==> job 3101 <==
==> flow/design.v <==
module gcd (
    input  logic        clk_i,
    input  logic        rst_i,
    input  logic        start_i,
    input  logic [31:0] a_i,
    input  logic [31:0] b_i,
    output logic        busy_o,
    output logic        valid_o,
    output logic [31:0] result_o
);
    logic [31:0] a, a_nxt;
    logic [31:0] b, b_nxt;
    logic [5:0]  k, k_nxt;           
    logic [31:0] result, result_nxt;
    typedef enum logic [3:0] {
        IDLE       = 4'b0000,
        LOAD       = 4'b0001,
        CHK_ZERO   = 4'b0010,
        FACTOR2    = 4'b0011,
        STRIP_A    = 4'b0100,
        STRIP_B    = 4'b0101,
        CMP        = 4'b0110,
        SUB        = 4'b0111,
        DONE       = 4'b1000
    } state_t;
    state_t state, state_nxt;
    logic a_is_zero, b_is_zero;
    logic both_even, a_even, b_even;
    logic a_gt_b;
    logic b_will_be_zero;           
    assign a_is_zero = (a == 0);
    assign b_is_zero = (b == 0);
    assign both_even = (a[0] == 0) && (b[0] == 0);
    assign a_even    = (a[0] == 0);
    assign b_even    = (b[0] == 0);
    assign a_gt_b    = (a > b);
    logic load_inputs, inc_k, shift_a, shift_b, swap, set_res;
    always_comb begin
        state_nxt   = state;
        load_inputs = 1'b0;
        inc_k       = 1'b0;
        shift_a     = 1'b0;
        shift_b     = 1'b0;
        swap        = 1'b0;
        set_res     = 1'b0;
        a_nxt      = a;
        b_nxt      = b;
        k_nxt      = k;
        result_nxt = result;
        b_will_be_zero = 1'b0;
        case (state)
            IDLE: begin
                if (start_i) begin
                    load_inputs = 1'b1;           
                    state_nxt   = LOAD;
                end
            end
            LOAD: begin
                a_nxt = a_i;                      
                b_nxt = b_i;
                k_nxt = 6'd0;                     
                state_nxt = CHK_ZERO;
            end
            CHK_ZERO: begin
                if (a_is_zero && b_is_zero) begin
                    set_res     = 1'b1;
                    result_nxt  = 32'd0;
                    state_nxt   = DONE;
                end else if (a_is_zero) begin
                    set_res     = 1'b1;
                    result_nxt  = b;
                    state_nxt   = DONE;
                end else if (b_is_zero) begin
                    set_res     = 1'b1;
                    result_nxt  = a;
                    state_nxt   = DONE;
                end else begin
                    state_nxt = FACTOR2;
                end
            end
            FACTOR2: begin
                if (both_even) begin
                    shift_a = 1'b1;
                    shift_b = 1'b1;
                    inc_k   = 1'b1;
                    a_nxt = a >> 1;
                    b_nxt = b >> 1;
                    k_nxt = k + 1'b1;
                    state_nxt = FACTOR2;           
                end else begin
                    state_nxt = STRIP_A;
                end
            end
            STRIP_A: begin
                if (a_even) begin
                    shift_a = 1'b1;
                    a_nxt   = a >> 1;
                    state_nxt = STRIP_A;
                end else begin
                    state_nxt = STRIP_B;
                end
            end
            STRIP_B: begin
                if (b_even) begin
                    shift_b = 1'b1;
                    b_nxt   = b >> 1;
                    state_nxt = STRIP_B;
                end else begin
                    state_nxt = CMP;
                end
            end
            CMP: begin
                if (a_gt_b) begin
                    swap  = 1'b1;
                    a_nxt = b;
                    b_nxt = a;
                end
                state_nxt = SUB;
            end
            SUB: begin
                b_nxt = b - a;                      
                b_will_be_zero = (b_nxt == 0);
                if (b_will_be_zero) begin
                    set_res     = 1'b1;
                    result_nxt  = a << k;         
                    state_nxt   = DONE;
                end else begin
                    state_nxt = STRIP_B;
                end
            end
            DONE: begin
                state_nxt = IDLE;                  
            end
            default: state_nxt = IDLE;            
        endcase
    end
    always_ff @(posedge clk_i or posedge rst_i) begin
        if (rst_i) begin
            a      <= 32'd0;
            b      <= 32'd0;
            k      <= 6'd0;
            result <= 32'd0;
        end else begin
            a      <= a_nxt;
            b      <= b_nxt;
            k      <= k_nxt;
            result <= result_nxt;
        end
    end
    always_ff @(posedge clk_i or posedge rst_i) begin
        if (rst_i)
            state <= IDLE;
        else
            state <= state_nxt;
    end
    always_ff @(posedge clk_i or posedge rst_i) begin
        if (rst_i) begin
            busy_o   <= 1'b0;
            valid_o  <= 1'b0;
            result_o <= 32'd0;
        end else begin
            busy_o   <= (state != IDLE) && (state != DONE);
            valid_o  <= set_res;                
            result_o <= result_nxt;
        end
    end
endmodule
==> flow/run.sh <==
#!/bin/bash
# the make line also repeats each setting of config.mk as NAME=value (left out here)
make -C /OpenROAD-flow-scripts/flow DESIGN_CONFIG=/design/flow/config.mk WORK_HOME=/design/flow/orfs CLKGATE_MAP_FILE= finish
==> flow/config.mk <==
export PLATFORM = sky130hd
export DESIGN_NAME = gcd
export DESIGN_NICKNAME = gcd
export VERILOG_FILES = /design/flow/design.v
export SDC_FILE = /design/flow/constraint.sdc
export NUM_CORES = 4
export LEC_CHECK = 0
export ABC_AREA = 0
export CAP_MARGIN = 20
export CELL_PAD_IN_SITES_DETAIL_PLACEMENT = 0
export CELL_PAD_IN_SITES_GLOBAL_PLACEMENT = 0
export CORE_MARGIN = 2
export CORE_UTILIZATION = 70
export CTS_CLUSTER_DIAMETER = 26
export CTS_CLUSTER_SIZE = 76
export MIN_ROUTING_LAYER = met1
export PLACE_DENSITY = 0.35
export SETUP_SLACK_MARGIN = 0.47
export SLEW_MARGIN = 20
export TNS_END_PERCENT = 55
==> flow/constraint.sdc <==
create_clock -name core_clock -period 3.18 [get_ports {clk_i}]
set_input_delay 0.6360 -clock core_clock [delete_from_list [all_inputs] [get_ports {clk_i}]]
set_output_delay 0.6360 -clock core_clock [all_outputs]
set_load 0.01 [all_outputs]
==> job 2670: changes against job 3101 <==
Settings changed: ABC_AREA 0 to default, CELL_PAD_IN_SITES_DETAIL_PLACEMENT 0 to default, CELL_PAD_IN_SITES_GLOBAL_PLACEMENT 0 to default, CORE_UTILIZATION 70 to 64, CTS_CLUSTER_DIAMETER 26 to default, CTS_CLUSTER_SIZE 76 to default, MIN_ROUTING_LAYER met1 to default, PLACE_DENSITY 0.35 to default, SETUP_SLACK_MARGIN 0.47 to default, TNS_END_PERCENT 55 to default.
==> flow/constraint.sdc (replaced) <==
create_clock -name core_clock -period 4.26 [get_ports {clk_i}]
set_input_delay 0.8520 -clock core_clock [delete_from_list [all_inputs] [get_ports {clk_i}]]
set_output_delay 0.8520 -clock core_clock [all_outputs]
set_load 0.01 [all_outputs]
==> job 3407: changes against job 3101 <==
Settings changed: ABC_AREA 0 to default, CELL_PAD_IN_SITES_DETAIL_PLACEMENT 0 to default, CELL_PAD_IN_SITES_GLOBAL_PLACEMENT 0 to default, CORE_UTILIZATION 70 to 40, CTS_CLUSTER_DIAMETER 26 to default, CTS_CLUSTER_SIZE 76 to default, MIN_ROUTING_LAYER met1 to default, PLACE_DENSITY 0.35 to 0.6, SETUP_SLACK_MARGIN 0.47 to default, TNS_END_PERCENT 55 to default.
==> flow/constraint.sdc (replaced) <==
create_clock -name core_clock -period 6.0 [get_ports {clk_i}]
set_input_delay 1.2000 -clock core_clock [delete_from_list [all_inputs] [get_ports {clk_i}]]
set_output_delay 1.2000 -clock core_clock [all_outputs]
set_load 0.01 [all_outputs]
==> job 719: changes against job 3101 <==
Settings changed: ABC_AREA 0 to 1, CELL_PAD_IN_SITES_DETAIL_PLACEMENT 0 to default, CELL_PAD_IN_SITES_GLOBAL_PLACEMENT 0 to default, CORE_UTILIZATION 70 to 68, CTS_CLUSTER_DIAMETER 26 to 274, CTS_CLUSTER_SIZE 76 to 95, MIN_ROUTING_LAYER met1 to default, PLACE_DENSITY 0.35 to 0.37, SETUP_SLACK_MARGIN 0.47 to default, TNS_END_PERCENT 55 to 15.
==> flow/constraint.sdc (replaced) <==
create_clock -name core_clock -period 3.04 [get_ports {clk_i}]
set_input_delay 0.6080 -clock core_clock [delete_from_list [all_inputs] [get_ports {clk_i}]]
set_output_delay 0.6080 -clock core_clock [all_outputs]
set_load 0.01 [all_outputs]
==> qor summary <==
|  | job 2670 | job 719 | job 3407 | job 3101 |
|---|---|---|---|---|
| Result of the run | failed layout checks | failed layout checks | finished clean | did not finish |
| Failing step | - | - | - | global routing (5_1_grt) |
| Violated checks | setup timing | setup timing | - | - |
| Measured slew at the worst slew-check pin | 1170 ps | 810 ps | 1070 ps | - |
| Floorplan die height | 126 um | 127 um | 159 um | 121 um |
| Register-to-register setup slack | -60 ps | -150 ps | 1090 ps | - |
| Count of warning messages emitted by the tools | 31 | 31 | 28 | - |
| Detail-routed net length per standard cell | 23.0 um | 19.9 um | 22.2 um | - |
| Post-synthesis share of cell area spent on and, or, nand and nor gates | 15.9% | 33.4% | 15.9% | 15.9% |
| Post-placement setup slack | -93.4 ps | 23.2 ps | 1140 ps | -984 ps |
| Sequential cell area | 2700 um^2 | 2700 um^2 | 2700 um^2 | - |
| Combinational Power Share | 76.4% | 78.3% | 69.0% | - |
| Fin crit share | 102% | 105% | 81.9% | - |
| Final Wtd Congestion | 1.03 | 1.07 | 0.969 | 1.11 |
| XOR/XNOR Area Share | 2.83% | 0.764% | 2.83% | 2.83% |
| FF-to-FF End | result[11]$_DFFE_PP0P_ | result[0]$_DFFE_PP0P_ | result[27]$_DFFE_PP0P_ | - |
| Std-Cell Core Area | 14500 um^2 | 15000 um^2 | 23500 um^2 | 13300 um^2 |
| Post-route cell area | 11700 um^2 | 12500 um^2 | 10900 um^2 | - |
Power figures rest on the tool's default switching activity, not on a simulated workload.
